==> design.v <==
module storage(input pclk,input we,input pwrite,input [31:0]paddr,input [31:0]pwdata,input [3:0]pstrb,output reg [31:0]prdata);
  reg [31:0]memory[0:31];
  always @(posedge pclk) begin
    if(we) begin
      		if(pstrb==4'b0) begin
            	memory[paddr[4:0]]<=pwdata;
            end
            else begin
              if (pstrb[0]) memory[paddr[4:0]][7:0]   <= pwdata[7:0];
            	if (pstrb[1]) memory[paddr[4:0]][15:8]  <= pwdata[15:8];
           		if (pstrb[2]) memory[paddr[4:0]][23:16] <= pwdata[23:16];
            	if (pstrb[3]) memory[paddr[4:0]][31:24] <= pwdata[31:24];
            end
    end
  end
  always @(*) begin
    if(pwrite) prdata=32'b0;
    else prdata=memory[paddr[4:0]];
  end
endmodule
module apb_slave( 
    input pclk,
    input psel,
    input penable,
    input preset, 
    input [31:0]paddr,
    input pwrite,
    input [2:0]pprot,
    input [31:0]pwdata,
    input [3:0]pstrb,
    output reg [31:0]prdata,
    output reg pslverr,
    output reg pready
  );
   reg ready;
   wire [31:0]rdata;
   storage m1(pclk,psel & penable & pwrite,pwrite,paddr,pwdata,pstrb,rdata);
   always @(*) begin
     ready=1'b0;
     if(psel & penable & pwrite) begin
            ready=~pready;
          end
     else if(psel & penable & ~pwrite) begin
            ready=~pready;
          end
     else if( ~penable) begin
            ready=1'b0;
          end
     pslverr=1'b0;
   end
   always @(posedge pclk)begin
     pready<=ready;
     prdata<=rdata;
   end   
 endmodule
module apb_master(
  input pclk, 
  input preset,
  input [31:0]paddr,
  input pwrite,
  input [2:0]pprot,
  input [31:0]pwdata,
  input [3:0]pstrb,
  output  reg[31:0]prdata,
  output pslverr,
  output reg penable,
  output reg [3:0]psel,
  output reg pready
);
  wire [31:0] prdata0,prdata1,prdata2,prdata3;
  wire pslverr0,pslverr1,pslverr2,pslverr3;
  wire pready0,pready1,pready2,pready3;
  apb_slave slave0 (pclk,psel[0],penable,preset,paddr,pwrite,pprot,pwdata,pstrb,prdata0,pslverr0,pready0);
  apb_slave slave1 (pclk,psel[1],penable,preset,paddr,pwrite,pprot,pwdata,pstrb,prdata1,pslverr1,pready1);
  apb_slave slave2 (pclk,psel[2],penable,preset,paddr,pwrite,pprot,pwdata,pstrb,prdata2,pslverr2,pready2);
  apb_slave slave3 (pclk,psel[3],penable,preset,paddr,pwrite,pprot,pwdata,pstrb,prdata3,pslverr3,pready3); 
  assign pslverr=pslverr0|pslverr1|pslverr2|pslverr3;
  reg [1:0]state,nextstate;
  parameter idle=2'b0,setup=2'd1,access=2'd2;
  always@(posedge pclk)begin
      if(~preset) state<=idle;
      else state<=nextstate;
  end
  always @(*) begin
    nextstate=idle;
    penable=1'b0;
    case (state)
      idle : begin
        penable=1'b0;
        if(|paddr) nextstate=setup;
        else nextstate=idle;
      end
      setup : begin
        penable=1'b0;
        if(|paddr) nextstate=access;
        else nextstate=idle;
      end
      access:  begin
        penable=1'b1;
        if ( (paddr!=4'b0) && (pready==1'b1)) nextstate=setup;
        else if( (paddr==4'b0) && (pready==1'b1)) nextstate=idle;
        else nextstate=access;
      end
       default nextstate=idle;
    endcase
    case (paddr[31:30])
        2'b00 : begin
                psel=4'b0001;
                prdata=prdata0;
                end
        2'b01 : begin
                psel=4'b0010;
                prdata=prdata1;
                end
        2'b10 : begin
                psel=4'b0100;
                prdata=prdata2;
                end
        2'b11 : begin
                psel=4'b1000;
                prdata=prdata3;
                end
    endcase
    pready=pready0|pready1|pready2|pready3;
  end
endmodule
==> run.sh <==
#!/bin/bash
# the make line also repeats each setting of config.mk as NAME=value (left out here)
make -C /OpenROAD-flow-scripts/flow DESIGN_CONFIG=/design/flow/config.mk WORK_HOME=/design/flow/orfs CLKGATE_MAP_FILE= finish
==> config.mk <==
export PLATFORM = sky130hd
export DESIGN_NAME = apb_master
export DESIGN_NICKNAME = apb_master
export VERILOG_FILES = /design/flow/design.v
export SDC_FILE = /design/flow/constraint.sdc
export NUM_CORES = 4
export LEC_CHECK = 0
export CAP_MARGIN = 35
export CORE_MARGIN = 2
export CORE_UTILIZATION = 72
export CTS_CLUSTER_DIAMETER = 359
export CTS_CLUSTER_SIZE = 13
export PLACE_DENSITY = 0.4
export SETUP_SLACK_MARGIN = 0.77
export SLEW_MARGIN = 20
==> constraint.sdc <==
create_clock -name core_clock -period 3.09 [get_ports {pclk}]
set_input_delay 0.6180 -clock core_clock [delete_from_list [all_inputs] [get_ports {pclk}]]
set_output_delay 0.6180 -clock core_clock [all_outputs]
set_load 0.01 [all_outputs]
==> results of run 1 <==
## per-layer routing
metal  track usage  wire length [um]  vias to the layer above
met5             0                32                        -
met4         0.168             20900                        6
met3        0.0712             43100                      897
met2         0.581            202000                     5234
met1         0.509            155000                    45425
li1              -                 -                    37882
## timing repair
action	4_1_cts	5_1_grt
setup buffers	1	0
endpoints found under the setup margin	45	46
hold endpoints to repair	34	0
pin swaps	1	0
hold buffers	3	0
gates resized	226	9
## cell type report
type                    instances  area share
flip-flops and latches       4231       0.674
multi-input cells            4114       0.181
repair buffers               1245      0.0699
clock buffers                 556      0.0547
well taps                    2975      0.0199
clock inverters                 5    0.000335
diodes                         17    0.000228
inverters                       2   0.0000402
==> impl_metrics.py, run 1 <==
# Auto-generated metrics
metrics = {
    "clock_tree": {
        "root_buffer": "clkbuf_16",
        "insertion_delay_ns": 0.99,
        "tritoncts": "built",
        "htree_levels": 5,
        "clk_path_buf_depth": 4,
        "cts.sinks": 4231,
        "cts_buffers": 375,
        "path_clk_slew_ns": 0.06,
    },
    "power_and_ir_drop": {
        "comb-power_mw": 5.71,
        "power_frac_clock": 0.376,
        "pg_clk_mw": 41.5,
        "power_switching_mw": 22.7,
        "power.internal_mw": 87.7,
        "p_leak_nw": 65.2,
        "seq_power_share": 0.572,
        "p_total_mw": 110,
        "peakVddDrop_uv": 786,
        "power-top-group": "registers",
        "p_seq_mw": 63.2,
        "p_sw_frac": 0.206,
        "pwr_density_cell_mw_per_mm2": 592,
        "combPwrFrac": 0.052,
    },
    "cells_and_area": {
        "stdcell_area_sq_mm": 0.187,
        "syn_to_final_growth_pct": 16.2,
        "nFillCells": 10419,
        "final_util": 0.840,
        "nets": 10043,
        "finalNonFillerCells": 13145,
        "combGateArea_sq_mm": 0.0338,
        "seqCellArea_sq_mm": 0.126,
    },
    "critical_path": {
        "end_kind": "primary output",
        "cp-startpoint": "slave2.prdata[13]",
        "cpPeakStageDelay_ns": 0.59,
        "reg2reg_slack_ns": 0.93,
        "crit_buf_inv": 1,
        "cp.depth": 2,
        "r2r_cells": 7,
        "worstPathCellList": "mux4_2 > buf_8",
        "crit_path_start_kind": "flop",
        "slowest_stage": "mux4_2",
        "crit_path_end": "prdata[13]",
        "crit_family": "multiplexers",
        "required_ns": 2.47,
        "crit_fanout": 1,
        "rr_startpoint": "state[1]",
        "critical_path_class": "flop to primary output",
        "reg2reg_to": "slave0.m1.memory[25][10]",
        "worstPathArrival_ns": 2.13,
    },
    "synthesis": {
        "netlist_area_sq_mm": 0.161,
        "most_common_cell": "edfxtp_1",
        "yosysTopAreaCellShare": 0.766,
        "syn_nets": 8992,
        "largest_area_cell": "edfxtp_1",
        "edf_count": 4096,
        "synthAoiAreaFrac": 0.0442,
        "yosysUniqueCellTypes": 34,
        "ys_seq_share": 0.782,
        "async_reset_ff_frac": 0,
        "topCellsByArea": "edfxtp_1, mux2i_1, o22ai_1, dfxtp_1, nor2_1",
        "mux_area_frac": 0.132,
        "yosys_area_sq_mm": 0.161,
        "synthCells": 8918,
        "fa_ha_area_frac": 0,
        "ys_cells": 8918,
        "synth_top_flop_cell": "edfxtp_1",
        "top_logic_kind": "multiplexers",
        "common_cells": "edfxtp_1, mux2i_1, o22ai_1",
        "avgSynthCellArea_sq_um": 18.0,
        "ys_sh_simple": 0.0257,
        "yosys_warnings": 3,
        "synth-seq-cells": 4231,
        "xor_share": 0,
    },
    "min_path": {
        "hold_end": "slave1.m1.memory[22][31]",
        "hold_class": "primary input to flop",
        "holdPathStages": 1,
        "min-delay-start": "pwdata[31]",
    },
    "detailed_routing": {
        "ant_nets": 0,
        "via_per_inst": 6.80,
        "post_drt_wl_per_cell_um": 32.0,
        "route.vias.total": 89444,
        "drc": 0,
        "drtIter0Drc": 11779,
        "drt-total-wl_um": 421000,
        "dr.pass1.iters": 8,
    },
    "global_routing": {
        "grt_antenna_before_repair": 25,
        "grt_pass1_wl_um": 602000,
        "grt_overflow_total": 0,
        "grt_usage": 0.368,
        "grt_pass1_vias": 88513,
        "grt_max_degree": 129,
    },
    "floorplanning": {
        "die_area_sq_mm": 0.227,
        "fp_util": 0.723,
        "die_w_um": 476,
        "core_area_sq_mm": 0.222,
        "num_io_pins": 113,
        "rows": 173,
        "die_h_um": 476,
    },
    "timing": {
        "fin_ws_ns": 0.343,
        "worst_pin_slew_ns": 0.961,
        "finalSetupTns_ns": 0,
        "hold_viol": 0,
        "rsz0062_at_grt": "yes",
        "fin_crit_sh": 0.889,
        "fin_hold_ws_ns": 0.0841,
        "drv_slew": 0,
        "finalSetupViolCount": 0,
        "fin_crit_ns": 2.75,
        "fmax_mhz": 364,
        "fin_worst_skew_ns": 0.0490,
        "relSlewSlack": 0.360,
    },
    "place": {
        "dpl.hpwl_um": 265000,
        "pre_cts_slack_ns": -0.228,
        "dp_cells": 12562,
        "placed_cell_area_sq_mm": 0.176,
        "port-buffer-count": 108,
        "gp_congestion": 0.883,
    },
    "flow_run": {
        "tool_warnings": 47,
        "maxCapViolCount": 0,
    },
    "outcome": {
        "run_status": "complete, no violations",
    },
}
==> inputs of run 2 (changes only) <==
- CAP_MARGIN: 35 -> 20
- CELL_PAD_IN_SITES_GLOBAL_PLACEMENT: default -> 0
- CORE_UTILIZATION: 72 -> 24
- CTS_CLUSTER_DIAMETER: 359 -> default
- CTS_CLUSTER_SIZE: 13 -> 44
- GPL_ROUTABILITY_DRIVEN: default -> 1
- MAX_ROUTING_LAYER: default -> met5
- PLACE_DENSITY: 0.4 -> 0.54
- SETUP_SLACK_MARGIN: 0.77 -> -0.52
- SLEW_MARGIN: 20 -> 30
- TNS_END_PERCENT: default -> 85
- clock period: 3.09 -> 8.85 ns (I/O delays scaled with it)
==> impl_metrics.py, run 2 <==
# Auto-generated metrics
metrics = {
    "critical_path": {
        "worstPathCellList": "buf_4 > buf_4 > mux4_2 > clkdlybuf4s50_1",
        "crit_path_start_kind": "primary input",
        "worstPathArrival_ns": 4.53,
        "reg2reg_slack_ns": 5.28,
        "rr_startpoint": "state[1]",
        "cp.depth": 4,
        "critical_path_class": "primary input to primary output",
        "required_ns": 7.08,
        "crit_path_end": "prdata[16]",
        "crit_fanout": 22,
        "critPathMostFrequentCell": "buf_4",
        "end_kind": "primary output",
        "cp-startpoint": "paddr[30]",
        "crit_buf_inv": 3,
        "slowest_stage": "clkdlybuf4s50_1",
        "crit_family": "buffers and inverters",
        "reg2reg_to": "slave3.m1.memory[23][9]",
        "cpPeakStageDelay_ns": 0.92,
        "r2r_cells": 4,
    },
    "synthesis": {
        "yosysTopAreaCellShare": 0.766,
        "largest_area_cell": "edfxtp_1",
        "xor_share": 0,
        "edf_count": 4096,
        "synthCells": 8918,
        "async_reset_ff_frac": 0,
        "avgSynthCellArea_sq_um": 18.0,
        "netlist_area_sq_mm": 0.161,
        "yosys_warnings": 3,
        "synthAoiAreaFrac": 0.0442,
        "synth-seq-cells": 4231,
        "yosysUniqueCellTypes": 34,
        "synth_top_flop_cell": "edfxtp_1",
        "most_common_cell": "edfxtp_1",
        "top_logic_kind": "multiplexers",
        "common_cells": "edfxtp_1, mux2i_1, o22ai_1",
        "ys_cells": 8918,
        "topCellsByArea": "edfxtp_1, mux2i_1, o22ai_1, dfxtp_1, nor2_1",
        "syn_nets": 8992,
        "mux_area_frac": 0.132,
        "fa_ha_area_frac": 0,
        "yosys_area_sq_mm": 0.161,
        "ys_sh_simple": 0.0257,
        "ys_seq_share": 0.782,
    },
    "timing": {
        "rsz0062_at_grt": "no",
        "worst_pin_slew_ns": 1.09,
        "hold_viol": 0,
        "fin_worst_skew_ns": 0.0318,
        "drv_slew": 0,
        "fin_crit_sh": 0.712,
        "fmax_mhz": 159,
        "finalSetupTns_ns": 0,
        "relSlewSlack": 0.266,
        "fin_ws_ns": 2.55,
        "fin_crit_ns": 6.30,
        "finalSetupViolCount": 0,
        "fin_hold_ws_ns": 0.416,
    },
    "clock_tree": {
        "insertion_delay_ns": 0.99,
        "htree_levels": 5,
        "postCtsHoldBufs": 0,
        "path_clk_slew_ns": 0.06,
        "cts.sinks": 4231,
        "cts_setup_buffers": 0,
        "ctsResizeCount": 0,
        "clk_path_buf_depth": 4,
        "tritoncts": "built",
        "cts_buffers": 419,
        "root_buffer": "clkbuf_16",
    },
    "power_and_ir_drop": {
        "p_leak_nw": 60.8,
        "p_seq_mw": 22.1,
        "power_switching_mw": 8.89,
        "pwr_density_cell_mw_per_mm2": 224,
        "combPwrFrac": 0.043,
        "power-top-group": "registers",
        "p_total_mw": 41.6,
        "p_sw_frac": 0.214,
        "power.internal_mw": 32.8,
        "comb-power_mw": 1.79,
        "pg_clk_mw": 17.8,
        "power_frac_clock": 0.427,
        "peakVddDrop_uv": 162,
        "seq_power_share": 0.530,
    },
    "global_routing": {
        "grt_pass1_vias": 80512,
        "grt_usage": 0.126,
        "grt_max_degree": 118,
        "grt_pass1_wl_um": 620000,
        "grt_overflow_total": 0,
        "grt_antenna_before_repair": 61,
    },
    "place": {
        "port-buffer-count": 108,
        "dp_cells": 17528,
        "gp_congestion": 0.773,
        "pre_cts_slack_ns": 2.49,
        "dpl.hpwl_um": 262000,
    },
    "floorplanning": {
        "die_w_um": 822,
        "fp_util": 0.241,
        "die_h_um": 822,
        "rows": 300,
        "core_area_sq_mm": 0.667,
        "die_area_sq_mm": 0.676,
        "num_io_pins": 113,
    },
    "detailed_routing": {
        "drtIter0Drc": 8650,
        "drt-total-wl_um": 447000,
        "dr.pass1.iters": 6,
        "via_per_inst": 4.52,
        "route.vias.total": 82752,
        "ant_nets": 0,
        "drc": 0,
        "post_drt_wl_per_cell_um": 24.4,
    },
    "min_path": {
        "hold_end": "slave0.pready",
        "hold_class": "flop to flop",
        "min-delay-start": "slave0.pready",
        "holdPathStages": 1,
    },
    "flow_run": {
        "maxCapViolCount": 0,
        "tool_warnings": 51,
    },
    "cells_and_area": {
        "syn_to_final_growth_pct": 15.8,
        "nets": 9115,
        "finalNonFillerCells": 18317,
    },
    "outcome": {
        "run_status": "complete, no violations",
    },
}
run 2: cell type report:
cell class / instances / area (sq um)
antenna: 12 / 30.0
clock buffer: 528 / 11100
clock inverter: 248 / 2510
fill: 66251 / 481000
inverter: 2 / 7.51
multi-input combinational: 4114 / 32800
sequential: 4231 / 126000
tap: 8909 / 11100
timing repair buffer: 273 / 2630
run 2: metrics by stage:
stage          cell area (sq um)   util
2_1_floorplan             161000      -
3_3_place_gp              172000  0.258
3_5_place_dp              172000  0.258
4_1_cts                   186000  0.279
5_1_grt                   186000  0.279
6_report                  186000  0.279
run 2: layer usage:
layer	vias up	share of wire	track usage
met1	43032	0.45	0.180
met2	2892	0.45	0.195
li1	36229	-	-
met5	-	0.00021	0
met3	585	0.073	0.0227
met4	14	0.025	0.0327
==> inputs of run 3 (changes only) <==
- ABC_AREA: default -> 1
- CAP_MARGIN: 20 -> 25
- CELL_PAD_IN_SITES_GLOBAL_PLACEMENT: 0 -> default
- CORE_ASPECT_RATIO: default -> 0.65
- CORE_UTILIZATION: 24 -> 70
- CTS_CLUSTER_SIZE: 44 -> 42
- GPL_ROUTABILITY_DRIVEN: 1 -> default
- MAX_ROUTING_LAYER: met5 -> default
- PLACE_DENSITY: 0.54 -> 0.65
- SETUP_SLACK_MARGIN: -0.52 -> 0.77
- SLEW_MARGIN: 30 -> 0
- TNS_END_PERCENT: 85 -> default
- clock period: 8.85 -> 3.13 ns (I/O delays scaled with it)
==> impl_metrics.py, run 3 <==
# Auto-generated metrics
metrics = {
    "detailed_routing": {
        "via_per_inst": 5.85,
        "ant_nets": 0,
        "drc": 0,
        "route.vias.total": 123542,
        "drt-total-wl_um": 502000,
        "drtIter0Drc": 19868,
        "dr.pass1.iters": 8,
        "post_drt_wl_per_cell_um": 23.8,
    },
    "clock_tree": {
        "root_buffer": "clkbuf_16",
        "cts_buffers": 374,
        "insertion_delay_ns": 0.92,
        "path_clk_slew_ns": 0.06,
        "cts.sinks": 4231,
        "tritoncts": "built",
        "postCtsHoldBufs": 0,
        "clk_path_buf_depth": 4,
        "htree_levels": 5,
    },
    "place": {
        "gp_congestion": 0.927,
        "port-buffer-count": 108,
        "dpl.hpwl_um": 308000,
        "pre_cts_slack_ns": -0.443,
    },
    "power_and_ir_drop": {
        "pg_clk_mw": 45.4,
        "peakVddDrop_uv": 608,
        "combPwrFrac": 0.062,
        "power-top-group": "registers",
        "p_sw_frac": 0.224,
        "power_switching_mw": 25.8,
        "power.internal_mw": 89.2,
        "seq_power_share": 0.543,
        "p_leak_nw": 82.5,
        "comb-power_mw": 7.12,
        "power_frac_clock": 0.395,
        "pwr_density_cell_mw_per_mm2": 578,
        "p_seq_mw": 62.5,
        "p_total_mw": 115,
    },
    "min_path": {
        "holdPathStages": 1,
        "hold_end": "slave0.m1.memory[22][0]",
        "min-delay-start": "pwdata[0]",
        "hold_class": "primary input to flop",
    },
    "timing": {
        "finalSetupViolCount": 0,
        "fin_worst_skew_ns": 0.0328,
        "relSlewSlack": 0.348,
        "fin_ws_ns": 0.240,
        "fin_crit_ns": 2.89,
        "drv_slew": 0,
        "finalSetupTns_ns": 0,
        "rsz0062_at_grt": "yes",
        "worst_pin_slew_ns": 0.978,
        "fin_crit_sh": 0.923,
        "hold_viol": 0,
        "fmax_mhz": 346,
    },
    "critical_path": {
        "slowest_stage": "nand4_1",
        "cp.depth": 4,
        "end_kind": "primary output",
        "cpPeakStageDelay_ns": 0.45,
        "rr_startpoint": "state[1]",
        "reg2reg_slack_ns": 0.89,
        "crit_fanout": 1,
        "required_ns": 2.50,
        "cp-startpoint": "slave0.prdata[23]",
        "crit_path_end": "prdata[23]",
        "reg2reg_to": "slave1.m1.memory[16][21]",
        "crit_path_start_kind": "flop",
        "r2r_cells": 7,
        "critical_path_class": "flop to primary output",
        "worstPathArrival_ns": 2.26,
        "worstPathCellList": "nand2_2 > nand4_1 > buf_4 > buf_6",
        "crit_buf_inv": 2,
        "crit_family": "simple AND/OR/NAND/NOR gates",
    },
    "floorplanning": {
        "rows": 147,
        "die_area_sq_mm": 0.252,
        "fp_util": 0.704,
        "die_h_um": 406,
        "core_area_sq_mm": 0.247,
        "num_io_pins": 113,
        "die_w_um": 622,
    },
    "synthesis": {
        "async_reset_ff_frac": 0,
        "yosysUniqueCellTypes": 21,
        "common_cells": "nand2_1, edfxtp_1, nor2_1",
        "netlist_area_sq_mm": 0.174,
        "edf_count": 4096,
        "topCellsByArea": "edfxtp_1, nand2_1, nor2_1, dfxtp_1, clkbuf_1",
        "syn_nets": 16884,
        "fa_ha_area_frac": 0,
        "xor_share": 0,
        "top_logic_kind": "simple AND/OR/NAND/NOR gates",
        "yosysTopAreaCellShare": 0.707,
        "yosys_warnings": 3,
        "synth-seq-cells": 4231,
        "avgSynthCellArea_sq_um": 10.3,
        "ys_cells": 16810,
        "ys_sh_simple": 0.251,
        "largest_area_cell": "edfxtp_1",
        "synthCells": 16810,
        "mux_area_frac": 0,
        "yosys_area_sq_mm": 0.174,
        "ys_seq_share": 0.723,
        "most_common_cell": "nand2_1",
        "synthAoiAreaFrac": 0.00374,
        "synth_top_flop_cell": "edfxtp_1",
    },
    "flow_run": {
        "tool_warnings": 65,
        "maxCapViolCount": 0,
    },
    "global_routing": {
        "grt_antenna_before_repair": 30,
        "grt_overflow_total": 0,
        "grt_max_degree": 177,
        "grt_pass1_vias": 114640,
        "grt_pass1_wl_um": 732000,
        "grt_usage": 0.396,
    },
    "cells_and_area": {
        "final_util": 0.805,
        "nets": 17587,
        "syn_to_final_growth_pct": 14.4,
    },
    "outcome": {
        "run_status": "complete, no violations",
    },
}
==> run 3: cell type report <==
cell class	count	area, sq um
inverters	18	96.3
flip-flops and latches	4231	126000
well taps	3278	4100
diodes	24	60.1
clock inverters	164	1390
repair buffers	1219	12000
clock buffers	511	10400
multi-input cells	11669	44900
fillers	14621	48100
==> run 3: per-stage QoR <==
step / hold WS, ns / cells / instance area [sq um]
floorplan: 0.392 / 16810 / 174000
global placement: 0.409 / 20411 / 187000
detailed placement: 0.414 / 20411 / 187000
CTS: 0.0642 / 21089 / 199000
global route: 0.0863 / 21099 / 199000
finish: 0.116 / 21114 / 199000
==> run 3: repair_timing <==
item                                    in CTS  in global routing
gates cloned                                 1                  0
gates resized                              273                 18
pin swaps                                   39                 15
endpoints found under the setup margin      54                 28
setup buffers                                2                  1
==> run 3: routing by layer <==
metal | track usage | wire, um | vias up
met1 | 0.588 | 192000 | 58060
met2 | 0.568 | 214000 | 8475
li1 | - | - | 56018
met3 | 0.103 | 73300 | 971
met5 | 0 | 173 | -
met4 | 0.161 | 21800 | 18
==> inputs of run 4 (changes only) <==
- ABC_AREA: 1 -> default
- CAP_MARGIN: 25 -> 20
- CORE_ASPECT_RATIO: 0.65 -> default
- CORE_UTILIZATION: 70 -> 66
- CTS_CLUSTER_SIZE: 42 -> default
- PLACE_DENSITY: 0.65 -> 0.37
- SETUP_SLACK_MARGIN: 0.77 -> default
- SLEW_MARGIN: 0 -> 20
- clock period: 3.13 -> 6.39 ns (I/O delays scaled with it)
==> impl_metrics.py, run 4 <==
# Auto-generated metrics
metrics = {
    "critical_path": {
        "critPathMostFrequentCell": "buf_4",
        "cpPeakStageDelay_ns": 0.62,
        "worstPathArrival_ns": 3.56,
        "rr_startpoint": "state[1]",
        "reg2reg_slack_ns": 3.19,
        "cp-startpoint": "paddr[30]",
        "cp.depth": 4,
        "worstPathCellList": "buf_4 > buf_4 > mux4_2 > clkdlybuf4s50_1",
        "r2r_cells": 6,
        "crit_family": "buffers and inverters",
        "reg2reg_to": "slave0.m1.memory[9][7]",
        "end_kind": "primary output",
        "critical_path_class": "primary input to primary output",
        "crit_fanout": 27,
        "crit_buf_inv": 3,
        "slowest_stage": "clkdlybuf4s50_1",
        "crit_path_start_kind": "primary input",
        "required_ns": 5.11,
        "crit_path_end": "prdata[11]",
    },
    "floorplanning": {
        "fp_util": 0.662,
        "die_area_sq_mm": 0.247,
        "core_area_sq_mm": 0.243,
        "die_h_um": 497,
        "num_io_pins": 113,
        "die_w_um": 497,
        "rows": 181,
    },
    "global_routing": {
        "grt_usage": 0.323,
        "grt_pass1_wl_um": 573000,
        "grt_overflow_total": 0,
        "grt_pass1_vias": 82168,
        "grt_antenna_before_repair": 40,
        "grt_max_degree": 135,
    },
    "clock_tree": {
        "insertion_delay_ns": 1.01,
        "cts_setup_buffers": 0,
        "postCtsHoldBufs": 0,
        "path_clk_slew_ns": 0.06,
        "clk_path_buf_depth": 4,
        "ctsResizeCount": 0,
        "cts.sinks": 4231,
        "cts_buffers": 419,
        "tritoncts": "built",
        "root_buffer": "clkbuf_16",
        "htree_levels": 5,
    },
    "detailed_routing": {
        "dr.pass1.iters": 6,
        "drtIter0Drc": 10580,
        "route.vias.total": 84582,
        "drt-total-wl_um": 405000,
        "ant_nets": 0,
        "post_drt_wl_per_cell_um": 31.9,
        "via_per_inst": 6.68,
        "drc": 0,
    },
    "synthesis": {
        "mux_area_frac": 0.132,
        "largest_area_cell": "edfxtp_1",
        "fa_ha_area_frac": 0,
        "synthAoiAreaFrac": 0.0442,
        "synth-seq-cells": 4231,
        "ys_sh_simple": 0.0257,
        "common_cells": "edfxtp_1, mux2i_1, o22ai_1",
        "ys_cells": 8918,
        "yosysUniqueCellTypes": 34,
        "xor_share": 0,
        "syn_nets": 8992,
        "avgSynthCellArea_sq_um": 18.0,
        "netlist_area_sq_mm": 0.161,
        "synth_top_flop_cell": "edfxtp_1",
        "most_common_cell": "edfxtp_1",
        "yosys_warnings": 3,
        "topCellsByArea": "edfxtp_1, mux2i_1, o22ai_1, dfxtp_1, nor2_1",
        "top_logic_kind": "multiplexers",
        "yosysTopAreaCellShare": 0.766,
        "async_reset_ff_frac": 0,
        "yosys_area_sq_mm": 0.161,
        "edf_count": 4096,
        "synthCells": 8918,
        "ys_seq_share": 0.782,
    },
    "power_and_ir_drop": {
        "pg_clk_mw": 23.8,
        "seq_power_share": 0.538,
        "p_seq_mw": 30.6,
        "p_leak_nw": 61.0,
        "power.internal_mw": 45.1,
        "power_switching_mw": 11.7,
        "peakVddDrop_uv": 289,
        "p_sw_frac": 0.206,
        "pwr_density_cell_mw_per_mm2": 317,
        "power_frac_clock": 0.419,
        "power-top-group": "registers",
        "comb-power_mw": 2.39,
        "p_total_mw": 56.8,
        "combPwrFrac": 0.042,
    },
    "timing": {
        "fin_worst_skew_ns": 0.0434,
        "fmax_mhz": 207,
        "finalSetupTns_ns": 0,
        "relSlewSlack": 0.203,
        "rsz0062_at_grt": "no",
        "worst_pin_slew_ns": 1.19,
        "finalSetupViolCount": 0,
        "drv_slew": 0,
        "hold_viol": 0,
        "fin_crit_ns": 4.84,
        "fin_crit_sh": 0.757,
    },
    "place": {
        "gp_congestion": 0.857,
        "port-buffer-count": 108,
        "dpl.hpwl_um": 245000,
        "placed_cell_area_sq_mm": 0.166,
    },
    "min_path": {
        "holdPathStages": 1,
        "hold_class": "flop to flop",
        "min-delay-start": "slave3.pready",
        "hold_end": "slave3.pready",
    },
    "cells_and_area": {
        "stdcell_area_sq_mm": 0.179,
        "nFillCells": 14448,
        "syn_to_final_growth_pct": 11.4,
        "nets": 9201,
        "seqCellArea_sq_mm": 0.126,
        "combGateArea_sq_mm": 0.0327,
    },
    "flow_run": {
        "maxCapViolCount": 0,
        "tool_warnings": 59,
    },
    "outcome": {
        "run_status": "complete, no violations",
    },
}
==> run 4: metal layers <==
layer,global-route usage,vias to the layer above,routed length [um],part of all wire
li1,-,36341,-,-
met1,0.473,43355,162000,0.40
met2,0.501,4229,190000,0.47
met3,0.0592,649,38200,0.095
met4,0.106,8,13700,0.034
met5,0,-,263,0.00065
==> run 4: cell type report <==
class,count,area share
sequential,4231,0.702
clock buffer,525,0.0620
clock inverter,225,0.0121
antenna,10,0.000140
timing repair buffer,359,0.0184
multi-input combinational,4114,0.183
inverter,2,0.0000419
tap,3202,0.0224
==> run 4: per-stage QoR <==
| step | cells | hold slack, ns | setup slack, ns | utilization |
|---|---|---|---|---|
| 5_1_grt | 12662 | 0.429 | 1.49 | 0.738 |
| 3_3_place_gp | 11907 | 0.399 | 1.08 | 0.683 |
| 4_1_cts | 12657 | 0.421 | 1.54 | 0.738 |
| 6_report | 12668 | 0.428 | 1.55 | 0.738 |
| 3_5_place_dp | 11907 | 0.412 | 0.935 | 0.683 |
| 2_1_floorplan | 8918 | 0.390 | 2.56 | - |
==> inputs of run 5 (changes only) <==
- CAP_MARGIN: 20 -> 25
- CORE_ASPECT_RATIO: default -> 1.17
- CORE_UTILIZATION: 66 -> 72
- CTS_CLUSTER_SIZE: default -> 40
- GPL_ROUTABILITY_DRIVEN: default -> 0
- PLACE_DENSITY: 0.37 -> default
- PLACE_DENSITY_LB_ADDON: default -> 0.0
- SETUP_SLACK_MARGIN: default -> 0.91
- SLEW_MARGIN: 20 -> 40
- clock period: 6.39 -> 3.09 ns (I/O delays scaled with it)
==> impl_metrics.py, run 5 <==
# Auto-generated metrics
metrics = {
    "timing": {
        "fmax_mhz": 354,
        "hold_viol": 0,
        "finalSetupViolCount": 0,
        "fin_crit_ns": 2.83,
        "drv_slew": 0,
        "fin_crit_sh": 0.915,
        "worst_pin_slew_ns": 0.918,
        "relSlewSlack": 0.388,
        "rsz0062_at_grt": "yes",
        "fin_worst_skew_ns": 0.0302,
    },
    "floorplanning": {
        "die_h_um": 515,
        "rows": 187,
        "num_io_pins": 113,
        "core_area_sq_mm": 0.222,
        "die_w_um": 441,
        "die_area_sq_mm": 0.227,
        "fp_util": 0.724,
    },
    "clock_tree": {
        "postCtsHoldBufs": 0,
        "root_buffer": "clkbuf_16",
        "cts_buffers": 384,
        "htree_levels": 5,
        "tritoncts": "built",
        "path_clk_slew_ns": 0.07,
        "cts.sinks": 4231,
        "insertion_delay_ns": 0.91,
        "clk_path_buf_depth": 4,
    },
    "synthesis": {
        "avgSynthCellArea_sq_um": 18.0,
        "synthCells": 8918,
        "yosysTopAreaCellShare": 0.766,
        "async_reset_ff_frac": 0,
        "synth_top_flop_cell": "edfxtp_1",
        "ys_seq_share": 0.782,
        "ys_sh_simple": 0.0257,
        "fa_ha_area_frac": 0,
        "xor_share": 0,
        "common_cells": "edfxtp_1, mux2i_1, o22ai_1",
        "top_logic_kind": "multiplexers",
        "yosysUniqueCellTypes": 34,
        "most_common_cell": "edfxtp_1",
        "topCellsByArea": "edfxtp_1, mux2i_1, o22ai_1, dfxtp_1, nor2_1",
        "edf_count": 4096,
        "yosys_area_sq_mm": 0.161,
        "ys_cells": 8918,
        "synthAoiAreaFrac": 0.0442,
        "largest_area_cell": "edfxtp_1",
        "yosys_warnings": 3,
        "synth-seq-cells": 4231,
        "syn_nets": 8992,
        "mux_area_frac": 0.132,
        "netlist_area_sq_mm": 0.161,
    },
    "detailed_routing": {
        "drc": 0,
        "route.vias.total": 89687,
        "via_per_inst": 6.88,
        "dr.pass1.iters": 7,
        "post_drt_wl_per_cell_um": 32.9,
        "drtIter0Drc": 11789,
        "drt-total-wl_um": 429000,
        "ant_nets": 0,
    },
    "critical_path": {
        "required_ns": 2.47,
        "cpPeakStageDelay_ns": 0.70,
        "worstPathCellList": "mux4_2 > buf_12",
        "crit_fanout": 1,
        "rr_startpoint": "state[1]",
        "crit_buf_inv": 1,
        "cp.depth": 2,
        "end_kind": "primary output",
        "slowest_stage": "mux4_2",
        "crit_path_end": "prdata[27]",
        "cp-startpoint": "slave3.prdata[27]",
        "reg2reg_slack_ns": 1.00,
        "critical_path_class": "flop to primary output",
        "crit_family": "multiplexers",
        "reg2reg_to": "slave0.m1.memory[25][5]",
        "r2r_cells": 6,
        "crit_path_start_kind": "flop",
        "worstPathArrival_ns": 2.21,
    },
    "power_and_ir_drop": {
        "combPwrFrac": 0.050,
        "power_frac_clock": 0.406,
        "seq_power_share": 0.543,
        "power.internal_mw": 92.4,
        "comb-power_mw": 5.87,
        "p_leak_nw": 65.5,
        "pwr_density_cell_mw_per_mm2": 616,
        "p_seq_mw": 63.2,
        "pg_clk_mw": 47.3,
        "peakVddDrop_uv": 890,
        "power_switching_mw": 24.0,
        "power-top-group": "registers",
        "p_sw_frac": 0.206,
        "p_total_mw": 116,
    },
    "cells_and_area": {
        "final_util": 0.851,
        "syn_to_final_growth_pct": 17.6,
        "stdcell_area_sq_mm": 0.189,
        "nets": 9849,
        "finalNonFillerCells": 13037,
    },
    "min_path": {
        "hold_class": "primary input to flop",
        "holdPathStages": 1,
        "hold_end": "slave2.m1.memory[12][2]",
        "min-delay-start": "pwdata[2]",
    },
    "place": {
        "placed_cell_area_sq_mm": 0.176,
        "dpl.hpwl_um": 267000,
        "dp_cells": 12303,
        "port-buffer-count": 108,
    },
    "global_routing": {
        "grt_pass1_wl_um": 608000,
        "grt_overflow_total": 0,
        "grt_pass1_vias": 88864,
        "grt_usage": 0.378,
        "grt_antenna_before_repair": 35,
        "grt_max_degree": 129,
    },
    "flow_run": {
        "tool_warnings": 35,
        "maxCapViolCount": 0,
    },
    "outcome": {
        "run_status": "complete, no violations",
    },
}
run 5: layout make-up:
class	instances	area, sq um
Antenna cell	18	45.0
Clock buffer	510	10600
Clock inverter	191	1880
Fill cell	9630	33000
Inverter	2	7.51
Multi-Input combinational cell	4114	35400
Sequential cell	4231	126000
Tap cell	2929	3660
Timing Repair Buffer	1042	11400
run 5: timing repair:
action | 4_1_cts | 5_1_grt
setup buffers | 3 | 8
endpoints found under the setup margin | 59 | 557
gates cloned | 1 | 2
pin swaps | 1 | 4
resized | 201 | 48
run 5: through the flow:
| step | worst slack, ns | hold WS (ns) | TNS [ns] |
|---|---|---|---|
| after detailed placement | -0.287 | 0.409 | -0.965 |
| after global placement | -0.267 | 0.400 | -0.658 |
| after floorplan | 0.591 | 0.390 | 0 |
| after global routing | 0.292 | 0.0582 | 0 |
| final | 0.263 | 0.0690 | 0 |
| after CTS | 0.234 | 0.0232 | 0 |
run 5: routing by layer:
metal | GRT usage | routed length, um | up-vias | part of all wire
met4 | 0.212 | 28300 | 6 | 0.066
met2 | 0.599 | 206000 | 5691 | 0.48
li1 | - | - | 37666 | -
met3 | 0.0703 | 45500 | 1070 | 0.11
met5 | 0 | 41 | - | 0.000096
met1 | 0.500 | 149000 | 45254 | 0.35
==> inputs of run 6 (changes only) <==
- CAP_MARGIN: 25 -> 20
- CORE_ASPECT_RATIO: 1.17 -> default
- CORE_UTILIZATION: 72 -> 70
- CTS_CLUSTER_SIZE: 40 -> default
- GPL_ROUTABILITY_DRIVEN: 0 -> default
- PLACE_DENSITY_LB_ADDON: 0.0 -> default
- SETUP_SLACK_MARGIN: 0.91 -> 1.76
- SLEW_MARGIN: 40 -> 20
- clock period: 3.09 -> 5.99 ns (I/O delays scaled with it)
==> impl_metrics.py, run 6 <==
# Auto-generated metrics
metrics = {
    "clock_tree": {
        "insertion_delay_ns": 0.97,
        "tritoncts": "built",
        "htree_levels": 5,
        "path_clk_slew_ns": 0.06,
        "cts_setup_buffers": 0,
        "clk_path_buf_depth": 4,
        "cts.sinks": 4231,
        "root_buffer": "clkbuf_16",
        "cts_buffers": 408,
        "postCtsHoldBufs": 0,
    },
    "global_routing": {
        "grt_max_degree": 130,
        "grt_pass1_wl_um": 579000,
        "grt_overflow_total": 0,
        "grt_pass1_vias": 82442,
        "grt_usage": 0.346,
        "grt_antenna_before_repair": 38,
    },
    "critical_path": {
        "critical_path_class": "primary input to flop",
        "reg2reg_to": "slave0.m1.memory[27][8]",
        "reg2reg_slack_ns": 3.03,
        "end_kind": "flop",
        "worstPathArrival_ns": 4.83,
        "worstPathCellList": "clkdlybuf4s50_1 > nor2b_1 > nand3_2 > buf_4 > nor2_1",
        "crit_buf_inv": 2,
        "cp.depth": 5,
        "required_ns": 6.57,
        "rr_startpoint": "state[1]",
        "cp-startpoint": "paddr[3]",
        "crit_path_start_kind": "primary input",
        "crit_fanout": 10,
        "slowest_stage": "clkdlybuf4s50_1",
        "crit_path_end": "slave0.m1.memory[15][13]",
        "cpPeakStageDelay_ns": 0.90,
        "r2r_cells": 6,
        "crit_family": "simple AND/OR/NAND/NOR gates",
    },
    "flow_run": {
        "tool_warnings": 50,
        "maxCapViolCount": 0,
    },
    "floorplanning": {
        "num_io_pins": 113,
        "rows": 175,
        "die_area_sq_mm": 0.233,
        "die_w_um": 483,
        "die_h_um": 483,
        "core_area_sq_mm": 0.228,
        "fp_util": 0.705,
    },
    "power_and_ir_drop": {
        "p_sw_frac": 0.205,
        "power_switching_mw": 12.3,
        "p_leak_nw": 60.7,
        "comb-power_mw": 2.57,
        "power-top-group": "registers",
        "combPwrFrac": 0.043,
        "power_frac_clock": 0.413,
        "p_seq_mw": 32.6,
        "seq_power_share": 0.544,
        "pg_clk_mw": 24.7,
        "pwr_density_cell_mw_per_mm2": 336,
        "peakVddDrop_uv": 369,
        "power.internal_mw": 47.6,
    },
    "synthesis": {
        "largest_area_cell": "edfxtp_1",
        "syn_nets": 8992,
        "yosys_area_sq_mm": 0.161,
        "netlist_area_sq_mm": 0.161,
        "ys_cells": 8918,
        "mux_area_frac": 0.132,
        "yosys_warnings": 3,
        "topCellsByArea": "edfxtp_1, mux2i_1, o22ai_1, dfxtp_1, nor2_1",
        "edf_count": 4096,
        "synthCells": 8918,
        "common_cells": "edfxtp_1, mux2i_1, o22ai_1",
        "synthAoiAreaFrac": 0.0442,
        "yosysTopAreaCellShare": 0.766,
        "fa_ha_area_frac": 0,
        "synth_top_flop_cell": "edfxtp_1",
        "yosysUniqueCellTypes": 34,
        "async_reset_ff_frac": 0,
        "avgSynthCellArea_sq_um": 18.0,
        "ys_seq_share": 0.782,
        "synth-seq-cells": 4231,
        "top_logic_kind": "multiplexers",
        "xor_share": 0,
        "ys_sh_simple": 0.0257,
        "most_common_cell": "edfxtp_1",
    },
    "timing": {
        "fin_hold_ws_ns": 0.415,
        "fmax_mhz": 236,
        "rsz0062_at_grt": "yes",
        "finalSetupViolCount": 0,
        "finalSetupTns_ns": 0,
        "fin_worst_skew_ns": 0.0311,
        "relSlewSlack": 0.0844,
        "drv_slew": 0,
        "fin_crit_ns": 4.24,
        "fin_crit_sh": 0.708,
        "hold_viol": 0,
        "worst_pin_slew_ns": 1.37,
    },
    "min_path": {
        "holdPathStages": 1,
        "min-delay-start": "slave3.pready",
        "hold_end": "slave3.pready",
        "hold_class": "flop to flop",
    },
    "detailed_routing": {
        "drc": 0,
        "via_per_inst": 6.89,
        "dr.pass1.iters": 5,
        "route.met3.wl_um": 41700,
        "drt-met1-wl_um": 156000,
        "drtIter0Drc": 11715,
        "wl_met2_um": 194000,
        "route.vias.total": 85730,
        "ant_nets": 0,
        "post_drt_wl_per_cell_um": 32.8,
        "top_layer_used": "met5",
        "drt-total-wl_um": 408000,
    },
    "outcome": {
        "run_status": "complete, no violations",
    },
    "cells_and_area": {
        "stdcell_area_sq_mm": 0.178,
        "combGateArea_sq_mm": 0.0327,
        "seqCellArea_sq_mm": 0.126,
        "nets": 9170,
        "syn_to_final_growth_pct": 11.0,
        "nFillCells": 12366,
    },
    "place": {
        "dpl.hpwl_um": 244000,
        "gp_congestion": 0.844,
        "placed_cell_area_sq_mm": 0.165,
        "port-buffer-count": 108,
    },
}
run 6: layout make-up:
class                      instances  area share
sequential                      4231       0.705
tap                             3009      0.0211
clock inverter                   168     0.00876
inverter                           2   0.0000421
timing repair buffer             338      0.0178
multi-input combinational       4115       0.184
antenna                           35    0.000491
clock buffer                     553      0.0628
run 6: through the flow:
step | instances | setup WS (ns) | utilization | power, mW
6_report | 12451 | 1.75 | 0.783 | 59.9
5_1_grt | 12423 | 1.75 | 0.782 | 61.2
4_1_cts | 12415 | 1.76 | 0.782 | 59.9
3_5_place_dp | 11694 | 0.618 | 0.726 | 35.7
3_3_place_gp | 11693 | 0.779 | 0.726 | 35.7
2_1_floorplan | 8918 | 2.32 | - | 34.4
run 6: routing by layer:
layer	GRT usage	vias up
met3	0.0680	786
li1	-	36274
met4	0.136	6
met5	0	-
met1	0.494	43750
met2	0.537	4914
run 6: repair_timing:
item	4_1_cts	5_1_grt
endpoints found under the setup margin	120	228
cloned	0	1
pin swaps	0	0
gates resized	14	8
==> inputs of run 7 (changes only) <==
- ABC_AREA: default -> 1
- CAP_MARGIN: 20 -> 15
- CELL_PAD_IN_SITES_DETAIL_PLACEMENT: default -> 0
- CELL_PAD_IN_SITES_GLOBAL_PLACEMENT: default -> 1
- CORE_ASPECT_RATIO: default -> 1.01
- CORE_MARGIN: 2 -> 7
- CORE_UTILIZATION: 70 -> 36
- CTS_CLUSTER_DIAMETER: default -> 227
- CTS_CLUSTER_SIZE: default -> 15
- GPL_ROUTABILITY_DRIVEN: default -> 0
- GPL_TIMING_DRIVEN: default -> 0
- MAX_ROUTING_LAYER: default -> met4
- SETUP_SLACK_MARGIN: 1.76 -> -0.03
- TNS_END_PERCENT: default -> 5
- clock period: 5.99 -> 3.58 ns (I/O delays scaled with it)
==> impl_metrics.py, run 7 <==
# Auto-generated metrics
metrics = {
    "outcome": {
        "run_status": "failed layout checks",
        "violations": "negative setup slack",
    },
    "place": {
        "port-buffer-count": 105,
        "pre_cts_slack_ns": -2.45,
        "placed_cell_area_sq_mm": 0.186,
        "dp_cells": 23463,
        "dpl.hpwl_um": 477000,
    },
    "min_path": {
        "min-delay-start": "pwdata[13]",
        "hold_class": "primary input to flop",
        "hold_end": "slave3.m1.memory[18][13]",
        "holdPathStages": 1,
    },
    "synthesis": {
        "ys_seq_share": 0.723,
        "topCellsByArea": "edfxtp_1, nand2_1, nor2_1, dfxtp_1, clkbuf_1",
        "most_common_cell": "nand2_1",
        "fa_ha_area_frac": 0,
        "yosys_warnings": 3,
        "netlist_area_sq_mm": 0.174,
        "async_reset_ff_frac": 0,
        "mux_area_frac": 0,
        "synthCells": 16810,
        "ys_cells": 16810,
        "edf_count": 4096,
        "synth-seq-cells": 4231,
        "common_cells": "nand2_1, edfxtp_1, nor2_1",
        "yosysTopAreaCellShare": 0.707,
        "ys_sh_simple": 0.251,
        "synthAoiAreaFrac": 0.00374,
        "top_logic_kind": "simple AND/OR/NAND/NOR gates",
        "largest_area_cell": "edfxtp_1",
        "syn_nets": 16884,
        "xor_share": 0,
        "yosys_area_sq_mm": 0.174,
        "avgSynthCellArea_sq_um": 10.3,
        "yosysUniqueCellTypes": 21,
        "synth_top_flop_cell": "edfxtp_1",
    },
    "critical_path": {
        "slowest_stage": "nor2_1",
        "reg2reg_to": "slave1.m1.memory[23][4]",
        "crit_fanout": 10,
        "cp.depth": 5,
        "reg2reg_slack_ns": -0.22,
        "end_kind": "flop",
        "crit_path_end": "slave1.m1.memory[23][4]",
        "crit_path_start_kind": "flop",
        "required_ns": 4.18,
        "r2r_cells": 5,
        "cp-startpoint": "state[1]",
        "crit_buf_inv": 2,
        "rr_startpoint": "state[1]",
        "critical_path_class": "flop to flop",
        "worstPathArrival_ns": 4.39,
        "worstPathCellList": "inv_1 > nor3_2 > nand2_2 > clkbuf_1 > nor2_1",
        "cpPeakStageDelay_ns": 0.77,
        "crit_family": "simple AND/OR/NAND/NOR gates",
    },
    "floorplanning": {
        "die_area_sq_mm": 0.503,
        "die_h_um": 712,
        "core_area_sq_mm": 0.481,
        "fp_util": 0.361,
        "num_io_pins": 113,
        "die_w_um": 705,
        "rows": 256,
    },
    "timing": {
        "hold_viol": 0,
        "fin_hold_ws_ns": 0.0824,
        "fin_worst_skew_ns": 0.0400,
        "fmax_mhz": 263,
        "fin_ws_ns": -0.219,
        "worst_pin_slew_ns": 1.40,
        "fin_crit_sh": 1.06,
        "finalSetupViolCount": 966,
        "finalSetupTns_ns": -55.80,
        "relSlewSlack": 0.0653,
        "fin_crit_ns": 3.80,
        "rsz0062_at_grt": "yes",
        "drv_slew": 0,
    },
    "detailed_routing": {
        "ant_nets": 0,
        "drt-total-wl_um": 663000,
        "post_drt_wl_per_cell_um": 27.7,
        "drtIter0Drc": 13112,
        "drc": 0,
        "route.vias.total": 118170,
        "via_per_inst": 4.94,
        "dr.pass1.iters": 6,
    },
    "power_and_ir_drop": {
        "comb-power_mw": 7.27,
        "peakVddDrop_uv": 327,
        "p_total_mw": 95.8,
        "power_switching_mw": 23.3,
        "p_leak_nw": 77.6,
        "combPwrFrac": 0.076,
        "p_seq_mw": 54.5,
        "power_frac_clock": 0.355,
        "power-top-group": "registers",
        "seq_power_share": 0.569,
        "power.internal_mw": 72.5,
        "p_sw_frac": 0.244,
        "pwr_density_cell_mw_per_mm2": 490,
        "pg_clk_mw": 34.0,
    },
    "clock_tree": {
        "cts.sinks": 4231,
        "path_clk_slew_ns": 0.07,
        "htree_levels": 5,
        "clk_path_buf_depth": 4,
        "root_buffer": "clkbuf_16",
        "tritoncts": "built",
        "cts_buffers": 320,
        "insertion_delay_ns": 0.99,
    },
    "global_routing": {
        "grt_usage": 0.263,
        "grt_pass1_vias": 110796,
        "grt_antenna_before_repair": 89,
        "grt_max_degree": 87,
        "grt_pass1_wl_um": 898000,
        "grt_overflow_total": 0,
    },
    "cells_and_area": {
        "syn_to_final_growth_pct": 12.5,
        "nets": 17417,
        "finalNonFillerCells": 23942,
        "final_util": 0.406,
        "stdcell_area_sq_mm": 0.196,
    },
    "flow_run": {
        "tool_warnings": 31,
        "maxCapViolCount": 0,
    },
}
-- run 7: per-layer routing --
layer | wire length [um] | up-vias | GRT usage
met5 | 0 | - | -
met4 | 30300 | 0 | 0.103
met3 | 49200 | 904 | 0.0402
met2 | 292000 | 4300 | 0.393
met1 | 291000 | 57427 | 0.362
li1 | - | 55539 | -
-- run 7: final cells by class --
| type | instances | area [sq um] |
|---|---|---|
| Tap cell | 6450 | 8070 |
| Sequential cell | 4231 | 126000 |
| Clock buffer | 400 | 8500 |
| Clock inverter | 18 | 180 |
| Buffer | 889 | 3910 |
| Multi-Input combinational cell | 11669 | 45200 |
| Timing Repair Buffer | 214 | 3780 |
| Inverter | 18 | 70.1 |
| Fill cell | 47156 | 286000 |
| Antenna cell | 53 | 133 |
-- run 7: what timing repair did --
action,CTS,global route
hold buffers,2,0
hold endpoints to repair,16,0
resized,254,74
endpoints found under the setup margin,3972,518
setup buffers,9,0
pin swaps,29,13
==> inputs of run 8 (changes only) <==
- ABC_AREA: 1 -> default
- CAP_MARGIN: 15 -> 35
- CELL_PAD_IN_SITES_DETAIL_PLACEMENT: 0 -> default
- CELL_PAD_IN_SITES_GLOBAL_PLACEMENT: 1 -> default
- CORE_ASPECT_RATIO: 1.01 -> default
- CORE_MARGIN: 7 -> 2
- CORE_UTILIZATION: 36 -> 72
- CTS_CLUSTER_DIAMETER: 227 -> 31
- CTS_CLUSTER_SIZE: 15 -> 13
- GPL_ROUTABILITY_DRIVEN: 0 -> default
- GPL_TIMING_DRIVEN: 0 -> default
- MAX_ROUTING_LAYER: met4 -> default
- PLACE_DENSITY: default -> 0.4
- SETUP_SLACK_MARGIN: -0.03 -> 0.89
- TNS_END_PERCENT: 5 -> default
- clock period: 3.58 -> 3.09 ns (I/O delays scaled with it)
==> impl_metrics.py, run 8 <==
# Auto-generated metrics
metrics = {
    "clock_tree": {
        "tritoncts": "built",
        "cts.sinks": 4231,
        "insertion_delay_ns": 0.99,
        "root_buffer": "clkbuf_16",
        "cts_buffers": 624,
        "htree_levels": 6,
        "clk_path_buf_depth": 4,
        "path_clk_slew_ns": 0.06,
    },
    "synthesis": {
        "yosysUniqueCellTypes": 34,
        "synthAoiAreaFrac": 0.0442,
        "yosys_area_sq_mm": 0.161,
        "async_reset_ff_frac": 0,
        "largest_area_cell": "edfxtp_1",
        "yosys_warnings": 3,
        "synth_top_flop_cell": "edfxtp_1",
        "ys_cells": 8918,
        "ys_sh_simple": 0.0257,
        "avgSynthCellArea_sq_um": 18.0,
        "topCellsByArea": "edfxtp_1, mux2i_1, o22ai_1, dfxtp_1, nor2_1",
        "top_logic_kind": "multiplexers",
        "mux_area_frac": 0.132,
        "syn_nets": 8992,
        "edf_count": 4096,
        "ys_seq_share": 0.782,
        "synthCells": 8918,
        "fa_ha_area_frac": 0,
        "xor_share": 0,
        "most_common_cell": "edfxtp_1",
        "common_cells": "edfxtp_1, mux2i_1, o22ai_1",
        "netlist_area_sq_mm": 0.161,
        "synth-seq-cells": 4231,
        "yosysTopAreaCellShare": 0.766,
    },
    "min_path": {
        "min-delay-start": "paddr[31]",
        "holdPathStages": 2,
        "hold_end": "slave0.pready",
        "hold_class": "primary input to flop",
    },
    "critical_path": {
        "required_ns": 2.47,
        "rr_startpoint": "state[1]",
        "r2r_cells": 7,
        "crit_path_start_kind": "flop",
        "cp.depth": 2,
        "worstPathCellList": "mux4_2 > buf_6",
        "cpPeakStageDelay_ns": 0.58,
        "worstPathArrival_ns": 2.14,
        "reg2reg_to": "slave3.m1.memory[25][27]",
        "crit_family": "multiplexers",
        "critical_path_class": "flop to primary output",
        "crit_path_end": "prdata[14]",
        "cp-startpoint": "slave3.prdata[14]",
        "reg2reg_slack_ns": 0.94,
        "crit_fanout": 1,
        "slowest_stage": "mux4_2",
        "end_kind": "primary output",
        "crit_buf_inv": 1,
    },
    "power_and_ir_drop": {
        "power_frac_clock": 0.503,
        "p_seq_mw": 63.3,
        "p_leak_nw": 69.6,
        "combPwrFrac": 0.043,
        "pg_clk_mw": 70.2,
        "power.internal_mw": 110,
        "power_switching_mw": 29.9,
        "p_total_mw": 139,
        "peakVddDrop_uv": 938,
        "power-top-group": "clock",
        "pwr_density_cell_mw_per_mm2": 704,
        "comb-power_mw": 5.97,
        "seq_power_share": 0.454,
        "p_sw_frac": 0.214,
    },
    "detailed_routing": {
        "drtIter0Drc": 14025,
        "drc": 0,
        "route.vias.total": 94289,
        "drt-total-wl_um": 459000,
        "via_per_inst": 6.97,
        "dr.pass1.iters": 9,
        "ant_nets": 0,
        "post_drt_wl_per_cell_um": 33.9,
    },
    "floorplanning": {
        "num_io_pins": 113,
        "die_h_um": 476,
        "die_area_sq_mm": 0.227,
        "rows": 173,
        "die_w_um": 476,
        "fp_util": 0.723,
        "core_area_sq_mm": 0.222,
    },
    "flow_run": {
        "maxCapViolCount": 0,
        "tool_warnings": 56,
    },
    "cells_and_area": {
        "nFillCells": 8308,
        "final_util": 0.892,
        "nets": 10105,
        "syn_to_final_growth_pct": 23.3,
        "finalNonFillerCells": 13523,
    },
    "timing": {
        "drv_slew": 0,
        "finalSetupViolCount": 0,
        "fmax_mhz": 363,
        "relSlewSlack": 0.275,
        "fin_ws_ns": 0.334,
        "hold_viol": 0,
        "fin_crit_ns": 2.76,
        "fin_worst_skew_ns": 0.0549,
        "worst_pin_slew_ns": 1.09,
        "rsz0062_at_grt": "yes",
        "finalSetupTns_ns": 0,
        "fin_crit_sh": 0.892,
    },
    "place": {
        "port-buffer-count": 108,
        "dpl.hpwl_um": 265000,
        "pre_cts_slack_ns": -0.349,
        "dp_cells": 12359,
        "gp_congestion": 0.904,
    },
    "global_routing": {
        "grt_usage": 0.398,
        "grt_overflow_total": 0,
        "grt_max_degree": 129,
        "grt_pass1_wl_um": 650000,
        "grt_antenna_before_repair": 22,
        "grt_pass1_vias": 94035,
    },
    "outcome": {
        "run_status": "complete, no violations",
    },
}
==> run 8: per-layer routing <==
layer	GRT usage	vias up	wire length (um)	share of wire
li1	-	38419	-	-
met1	0.537	47527	161000	0.35
met2	0.617	7104	217000	0.47
met3	0.0896	1231	53800	0.12
met4	0.211	8	27000	0.059
met5	0	-	133	0.00029
==> run 8: layout make-up <==
class | count | area, sq um | share of cell area
flip-flops and latches | 4231 | 126000 | 0.635
clock inverters | 393 | 4290 | 0.0216
clock buffers | 735 | 16600 | 0.0838
well taps | 2975 | 3720 | 0.0188
multi-input cells | 4114 | 35800 | 0.181
repair buffers | 1058 | 11900 | 0.0599
diodes | 15 | 37.5 | 0.000190
inverters | 2 | 7.51 | 0.0000379
==> run 8: through the flow <==
step           hold slack [ns]  cell area [sq um]
2_1_floorplan            0.390             164000
3_3_place_gp             0.400             176000
3_5_place_dp             0.422             176000
4_1_cts                 0.0212             198000
5_1_grt                 0.0553             198000
6_report                0.0727             198000
==> run 8: timing repair <==
item | in CTS | in global routing
buffers inserted | 2 | 13
cloned | 0 | 2
pin swaps | 1 | 3
setup endpoints to repair | 69 | 95
gates resized | 238 | 42
hold buffers | 3 | 0
hold endpoints to repair | 19 | 0
==> inputs of run 9 (changes only) <==
- CAP_MARGIN: 35 -> 5
- CTS_CLUSTER_DIAMETER: 31 -> default
- CTS_CLUSTER_SIZE: 13 -> 21
- SETUP_SLACK_MARGIN: 0.89 -> 0.91
- clock period: 3.09 -> 3.12 ns (I/O delays scaled with it)
==> impl_metrics.py, run 9 <==
# Auto-generated metrics
metrics = {
    "synthesis": {
        "ys_cells": 8918,
        "most_common_cell": "edfxtp_1",
        "yosysUniqueCellTypes": 34,
        "synthCells": 8918,
        "ys_sh_simple": 0.0257,
        "mux_area_frac": 0.132,
        "netlist_area_sq_mm": 0.161,
        "topCellsByArea": "edfxtp_1, mux2i_1, o22ai_1, dfxtp_1, nor2_1",
        "async_reset_ff_frac": 0,
        "yosysTopAreaCellShare": 0.766,
        "common_cells": "edfxtp_1, mux2i_1, o22ai_1",
        "largest_area_cell": "edfxtp_1",
        "synth-seq-cells": 4231,
        "synth_top_flop_cell": "edfxtp_1",
        "syn_nets": 8992,
        "synthAoiAreaFrac": 0.0442,
        "ys_seq_share": 0.782,
        "yosys_area_sq_mm": 0.161,
        "yosys_warnings": 3,
        "top_logic_kind": "multiplexers",
        "xor_share": 0,
        "fa_ha_area_frac": 0,
        "edf_count": 4096,
        "avgSynthCellArea_sq_um": 18.0,
    },
    "power_and_ir_drop": {
        "peakVddDrop_uv": 808,
        "comb-power_mw": 5.70,
        "pg_clk_mw": 49.0,
        "power-top-group": "registers",
        "power_switching_mw": 24.3,
        "p_sw_frac": 0.207,
        "power.internal_mw": 93.1,
        "seq_power_share": 0.534,
        "power_frac_clock": 0.418,
        "pwr_density_cell_mw_per_mm2": 616,
        "p_seq_mw": 62.7,
        "combPwrFrac": 0.049,
        "p_total_mw": 117,
        "p_leak_nw": 66.1,
    },
    "timing": {
        "hold_viol": 0,
        "fin_crit_ns": 2.79,
        "fmax_mhz": 359,
        "fin_hold_ws_ns": 0.0978,
        "fin_worst_skew_ns": 0.0390,
        "rsz0062_at_grt": "yes",
        "fin_crit_sh": 0.893,
        "drv_slew": 0,
        "relSlewSlack": 0.293,
        "finalSetupViolCount": 0,
        "worst_pin_slew_ns": 1.06,
    },
    "global_routing": {
        "grt_pass1_wl_um": 611000,
        "grt_max_degree": 129,
        "grt_pass1_vias": 89124,
        "grt_antenna_before_repair": 24,
        "grt_overflow_total": 0,
        "grt_usage": 0.374,
    },
    "min_path": {
        "min-delay-start": "pwdata[3]",
        "hold_class": "primary input to flop",
        "hold_end": "slave1.m1.memory[5][3]",
        "holdPathStages": 1,
    },
    "cells_and_area": {
        "syn_to_final_growth_pct": 18.6,
        "nets": 9886,
        "stdcell_area_sq_mm": 0.191,
        "finalNonFillerCells": 13127,
    },
    "floorplanning": {
        "die_area_sq_mm": 0.227,
        "die_w_um": 476,
        "num_io_pins": 113,
        "die_h_um": 476,
        "fp_util": 0.723,
        "core_area_sq_mm": 0.222,
        "rows": 173,
    },
    "detailed_routing": {
        "wl_met2_um": 205000,
        "via_per_inst": 6.87,
        "route.met3.wl_um": 43800,
        "drc": 0,
        "drt-total-wl_um": 427000,
        "ant_nets": 0,
        "top_layer_used": "met5",
        "drt-met1-wl_um": 158000,
        "dr.pass1.iters": 7,
        "post_drt_wl_per_cell_um": 32.6,
        "drtIter0Drc": 12068,
        "route.vias.total": 90127,
    },
    "place": {
        "gp_congestion": 0.883,
        "port-buffer-count": 108,
        "dp_cells": 12365,
        "dpl.hpwl_um": 267000,
        "placed_cell_area_sq_mm": 0.177,
    },
    "clock_tree": {
        "tritoncts": "built",
        "clk_path_buf_depth": 4,
        "insertion_delay_ns": 0.99,
        "root_buffer": "clkbuf_16",
        "cts_buffers": 409,
        "path_clk_slew_ns": 0.06,
        "cts.sinks": 4231,
        "htree_levels": 5,
    },
    "critical_path": {
        "slowest_stage": "mux4_2",
        "cpPeakStageDelay_ns": 0.63,
        "reg2reg_to": "slave0.m1.memory[22][7]",
        "required_ns": 2.50,
        "worstPathArrival_ns": 2.16,
        "worstPathCellList": "mux4_2 > buf_6",
        "crit_path_end": "prdata[17]",
        "crit_fanout": 1,
        "cp.depth": 2,
        "reg2reg_slack_ns": 0.99,
        "r2r_cells": 7,
        "cp-startpoint": "slave3.prdata[17]",
        "crit_family": "multiplexers",
        "crit_buf_inv": 1,
        "end_kind": "primary output",
        "crit_path_start_kind": "flop",
        "rr_startpoint": "state[1]",
        "critical_path_class": "flop to primary output",
    },
    "flow_run": {
        "maxCapViolCount": 0,
        "tool_warnings": 64,
    },
    "outcome": {
        "run_status": "complete, no violations",
    },
}
[run 9: area by class of cell]
cell class	count	area, sq um
Clock buffer	532	11100
Inverter	2	7.51
Multi-Input combinational cell	4114	35600
Antenna cell	9	22.5
Sequential cell	4231	126000
Timing Repair Buffer	1054	12100
Clock inverter	210	2130
Fill cell	9725	31600
Tap cell	2975	3720
[run 9: repair_timing]
action | CTS | global route
cloned | 1 | 0
hold buffers | 2 | 0
pin swaps | 1 | 1
gates resized | 233 | 27
endpoints found under the setup margin | 1617 | 73
buffers inserted | 6 | 2
endpoints found under the hold margin | 11 | 0
[run 9: through the flow]
stage                     utilization  TNS, ns  worst slack [ns]
after detailed placement        0.796    -2.34            -0.186
after CTS                       0.857        0             0.293
after global placement          0.796    -1.57            -0.177
after global routing            0.858        0             0.314
after floorplan                     -        0             0.640
final                           0.858        0             0.333
[run 9: per-layer routing]
metal | global-route usage | vias to the layer above
li1 | - | 37754
met1 | 0.522 | 45883
met2 | 0.592 | 5606
met3 | 0.0682 | 876
met4 | 0.160 | 8
met5 | 0 | -
==> inputs of run 10 (changes only) <==
- CAP_MARGIN: 5 -> 20
- CTS_CLUSTER_DIAMETER: default -> 55
- CTS_CLUSTER_SIZE: 21 -> 20
- PLACE_DENSITY: 0.4 -> 0.41
- clock period: 3.12 -> 3.13 ns (I/O delays scaled with it)
==> impl_metrics.py, run 10 <==
# Auto-generated metrics
metrics = {
    "outcome": {
        "run_status": "complete, no violations",
    },
    "synthesis": {
        "ys_sh_simple": 0.0257,
        "synth-seq-cells": 4231,
        "yosys_warnings": 3,
        "async_reset_ff_frac": 0,
        "topCellsByArea": "edfxtp_1, mux2i_1, o22ai_1, dfxtp_1, nor2_1",
        "ys_cells": 8918,
        "netlist_area_sq_mm": 0.161,
        "mux_area_frac": 0.132,
        "edf_count": 4096,
        "ys_seq_share": 0.782,
        "top_logic_kind": "multiplexers",
        "common_cells": "edfxtp_1, mux2i_1, o22ai_1",
        "avgSynthCellArea_sq_um": 18.0,
        "syn_nets": 8992,
        "synth_top_flop_cell": "edfxtp_1",
        "fa_ha_area_frac": 0,
        "yosysTopAreaCellShare": 0.766,
        "xor_share": 0,
        "synthCells": 8918,
        "yosysUniqueCellTypes": 34,
        "largest_area_cell": "edfxtp_1",
        "synthAoiAreaFrac": 0.0442,
        "yosys_area_sq_mm": 0.161,
        "most_common_cell": "edfxtp_1",
    },
    "clock_tree": {
        "insertion_delay_ns": 0.95,
        "cts.sinks": 4231,
        "root_buffer": "clkbuf_16",
        "htree_levels": 5,
        "tritoncts": "built",
        "path_clk_slew_ns": 0.08,
        "cts_buffers": 282,
        "clk_path_buf_depth": 4,
    },
    "floorplanning": {
        "num_io_pins": 113,
        "fp_util": 0.723,
        "rows": 173,
        "die_w_um": 476,
        "die_area_sq_mm": 0.227,
        "die_h_um": 476,
        "core_area_sq_mm": 0.222,
    },
    "power_and_ir_drop": {
        "peakVddDrop_uv": 650,
        "power.internal_mw": 82.8,
        "p_seq_mw": 62.3,
        "pwr_density_cell_mw_per_mm2": 566,
        "seq_power_share": 0.595,
        "pg_clk_mw": 36.7,
        "comb-power_mw": 5.68,
        "p_leak_nw": 63.3,
        "p_sw_frac": 0.210,
        "power_frac_clock": 0.351,
        "p_total_mw": 105,
        "power_switching_mw": 21.9,
        "combPwrFrac": 0.054,
        "power-top-group": "registers",
    },
    "detailed_routing": {
        "dr.pass1.iters": 6,
        "drt-total-wl_um": 417000,
        "route.vias.total": 88489,
        "post_drt_wl_per_cell_um": 32.6,
        "ant_nets": 0,
        "drtIter0Drc": 11854,
        "via_per_inst": 6.91,
        "drc": 0,
    },
    "timing": {
        "rsz0062_at_grt": "yes",
        "relSlewSlack": 0.242,
        "fin_crit_sh": 0.875,
        "fmax_mhz": 365,
        "hold_viol": 0,
        "worst_pin_slew_ns": 1.14,
        "finalSetupViolCount": 0,
        "fin_worst_skew_ns": 0.0387,
        "fin_crit_ns": 2.74,
        "drv_slew": 0,
        "finalSetupTns_ns": 0,
        "fin_hold_ws_ns": 0.111,
    },
    "global_routing": {
        "grt_overflow_total": 0,
        "grt_usage": 0.366,
        "grt_pass1_wl_um": 597000,
        "grt_antenna_before_repair": 18,
        "grt_pass1_vias": 86763,
        "grt_max_degree": 129,
    },
    "critical_path": {
        "crit_family": "multiplexers",
        "crit_fanout": 1,
        "crit_buf_inv": 1,
        "crit_path_start_kind": "flop",
        "worstPathArrival_ns": 2.11,
        "reg2reg_to": "slave0.m1.memory[0][20]",
        "crit_path_end": "prdata[8]",
        "worstPathCellList": "mux4_2 > buf_6",
        "cpPeakStageDelay_ns": 0.62,
        "critical_path_class": "flop to primary output",
        "rr_startpoint": "state[1]",
        "end_kind": "primary output",
        "slowest_stage": "mux4_2",
        "reg2reg_slack_ns": 0.99,
        "cp-startpoint": "slave3.prdata[8]",
        "required_ns": 2.50,
        "r2r_cells": 8,
        "cp.depth": 2,
    },
    "cells_and_area": {
        "nFillCells": 10689,
        "nets": 9713,
        "syn_to_final_growth_pct": 15.1,
        "stdcell_area_sq_mm": 0.185,
        "finalNonFillerCells": 12798,
    },
    "min_path": {
        "hold_end": "slave0.m1.memory[14][29]",
        "min-delay-start": "pwdata[29]",
        "holdPathStages": 1,
        "hold_class": "primary input to flop",
    },
    "place": {
        "port-buffer-count": 108,
        "placed_cell_area_sq_mm": 0.176,
        "dp_cells": 12324,
        "dpl.hpwl_um": 265000,
        "gp_congestion": 0.885,
    },
    "flow_run": {
        "tool_warnings": 38,
        "maxCapViolCount": 0,
    },
}
-- run 10: layout make-up --
type                    instances  area, sq um  area share
diodes                         10         25.0    0.000135
clock buffers                 377         7690      0.0416
clock inverters                81          872     0.00472
inverters                       2         7.51   0.0000406
multi-input cells            4114        35600       0.193
flip-flops and latches       4231       126000       0.680
well taps                    2975         3720      0.0201
repair buffers               1008        11200      0.0605
-- run 10: timing repair --
| item | in CTS | in global routing |
|---|---|---|
| endpoints found under the hold margin | 8 | 0 |
| hold buffers | 1 | 0 |
| cloned | 1 | 0 |
| pin swaps | 1 | 0 |
| buffers inserted | 4 | 0 |
| resized | 252 | 20 |
| endpoints found under the setup margin | 112 | 61 |
-- run 10: stage by stage --
| step | util | worst slack [ns] |
|---|---|---|
| after floorplan | - | 0.635 |
| after global placement | 0.792 | -0.165 |
| after detailed placement | 0.792 | -0.157 |
| after CTS | 0.832 | 0.340 |
| after global routing | 0.833 | 0.343 |
| final | 0.833 | 0.392 |
-- run 10: per-layer routing --
layer  routed length [um]  global-route usage  vias up  part of all wire
li1                     -                   -    37205                 -
met1               155000               0.520    45242              0.37
met2               198000               0.571     5139              0.48
met3                42400              0.0588      897              0.10
met4                21400               0.166        6             0.051
met5                   34                   0        -          0.000082
Power figures rest on the tool's default switching activity, not on a simulated workload.
